==> branch indigo: inputs <==
## Final_Project
module Final_Project(reset,sw1,sw2,sw3,sw4,FPGA_clk,dot_row,dot0_col,dot1_col,
							out1, out2, out3, out4, out5, out6);
==> flow/config.mk <==
export PLATFORM = sky130hd
export DESIGN_NAME = Final_Project
export DESIGN_NICKNAME = Final_Project
export VERILOG_FILES = /design/flow/design.v
export SDC_FILE = /design/flow/constraint.sdc
export NUM_CORES = 4
export LEC_CHECK = 0
export CAP_MARGIN = 20
export CORE_ASPECT_RATIO = 1.23
export CORE_MARGIN = 2
export CORE_UTILIZATION = 42
export CTS_CLUSTER_DIAMETER = 210
export GPL_ROUTABILITY_DRIVEN = 0
export GPL_TIMING_DRIVEN = 0
export HOLD_SLACK_MARGIN = 0.09
export MAX_ROUTING_LAYER = met4
export PLACE_DENSITY_LB_ADDON = 0.02
export SLEW_MARGIN = 20
export TNS_END_PERCENT = 80
==> flow/constraint.sdc <==
create_clock -name core_clock -period 12.3 [get_ports {FPGA_clk}]
set_input_delay 2.4600 -clock core_clock [delete_from_list [all_inputs] [get_ports {FPGA_clk}]]
set_output_delay 2.4600 -clock core_clock [all_outputs]
set_load 0.01 [all_outputs]
run.sh (not shown) runs the stock make flow with config.mk's settings and CLKGATE_MAP_FILE=.
==> branch ember (differences from branch indigo) <==
Settings changed: ABC_AREA from default to 1, CORE_ASPECT_RATIO 1.23 to default, CORE_UTILIZATION 42 to 72, CTS_CLUSTER_DIAMETER 210 to default, GPL_ROUTABILITY_DRIVEN 0 to default, GPL_TIMING_DRIVEN 0 to default, HOLD_SLACK_MARGIN 0.09 to default, MAX_ROUTING_LAYER met4 to default, PLACE_DENSITY from default to 0.82, PLACE_DENSITY_LB_ADDON 0.02 to default, TNS_END_PERCENT 80 to default.
==> flow/constraint.sdc (replaced) <==
create_clock -name core_clock -period 4.78 [get_ports {FPGA_clk}]
set_input_delay 0.9560 -clock core_clock [delete_from_list [all_inputs] [get_ports {FPGA_clk}]]
set_output_delay 0.9560 -clock core_clock [all_outputs]
set_load 0.01 [all_outputs]
==> branch fjord (differences from branch indigo) <==
Settings changed: ABC_AREA from default to 1, CORE_ASPECT_RATIO 1.23 to default, CORE_UTILIZATION 42 to 68, GPL_ROUTABILITY_DRIVEN 0 to default, GPL_TIMING_DRIVEN 0 to 1, HOLD_SLACK_MARGIN 0.09 to default, PLACE_DENSITY_LB_ADDON 0.02 to default, SLEW_MARGIN 20 to 5.
==> flow/constraint.sdc (replaced) <==
create_clock -name core_clock -period 4.15 [get_ports {FPGA_clk}]
set_input_delay 0.8300 -clock core_clock [delete_from_list [all_inputs] [get_ports {FPGA_clk}]]
set_output_delay 0.8300 -clock core_clock [all_outputs]
set_load 0.01 [all_outputs]
==> deck_impl_summary.md <==
Synthesis and Place & Route Summary

Run status
  • Outcome: complete, but fails checks
  • Failing layout criteria: negative setup slack

Final layout
  • Number of standard cells in the layout, taps in and fillers out: 3626

Critical path
  • Reg-to-reg startpoint: DOT.step[0]$_SDFFE_PN0P_
  • Count of cell instances traversed by the critical path: 25

Global route
  • Total track usage: 41.6%

Synthesis
  • XOR-XNOR Cells, Area Fraction: 2.91%

Drt
  • Detailed-routed wire length on met3: 7670 um

Die
  • Total die size: 28500 um^2

Final timing
  • Post-route setup slack: -0.230 ns
  • Number of setup violations in the final report: 22

Clock tree
  • Setup Fix Bufs, Post-CTS: 14

Job
  • Maxcap violations: 0

Placement
  • Placed cells: 3529
[end of results for branch ember]
==> deck_impl_summary.md <==
Flow Results at a Glance

Global route
  • M1 GR Usage: 63.4%
  • Total track usage: 62.2%

Run status
  • First Err: [ERROR GRT-0232] Routing congestion too high. Check the congestion heatmap in the GUI.
  • Exit stage: 5_1_grt
  • Outcome: stopped before the end

Synthesis
  • XOR-XNOR Cells, Area Fraction: 2.91%
  • Mean Syn Cell Area: 6.12 um^2
  • Commonest register cell after synthesis: sky130_fd_sc_hd__dfxtp_1
  • Adder-cell share of the synthesized area: 4.39%
  • Post-synthesis async set-or-reset flop share: 0%
  • Cell with the most instances after synthesis: sky130_fd_sc_hd__nand2_1

Die
  • Die Y: 174 um
  • Total die size: 30100 um^2
  • Top Ports: 72

Clock tree
  • Clk sinks: 263
  • Setup Fix Bufs, Post-CTS: 44
  • Clock buffers created by TritonCTS: 28

Placement
  • Placed cells: 3639
[end of results for branch fjord]
==> deck_impl_summary.md <==
Synthesis and Place & Route Summary

Drt
  • Detailed-routed wire length on met3: 2600 um

Global route
  • Number of global-route vias before repair: 16600
  • Total track usage: 24.7%
  • Global-route congestion overflow total: 0

Final timing
  • Number of setup violations in the final report: 0
  • Post-route setup slack: 4.94 ns

Job
  • Maxcap violations: 0

Clock tree
  • Setup Fix Bufs, Post-CTS: 0

Critical path
  • Reg-to-reg startpoint: DOT.step[0]$_SDFFE_PN0P_
  • Cell family with most CP delay: AND-OR/OR-AND gates
  • Count of cell instances traversed by the critical path: 16

Die
  • Total die size: 44400 um^2

Run status
  • Outcome: no timing/DRC/antenna violations

Placement
  • Placed cells: 3025

Final layout
  • Top class by area: logic gates

Synthesis
  • Post-synth top area cell: sky130_fd_sc_hd__dfxtp_1

Power and ir drop
  • Power share of the sequential group: 44.6%
[end of results for branch indigo]
No activity file was given, so power comes from the tool's default toggle rates.
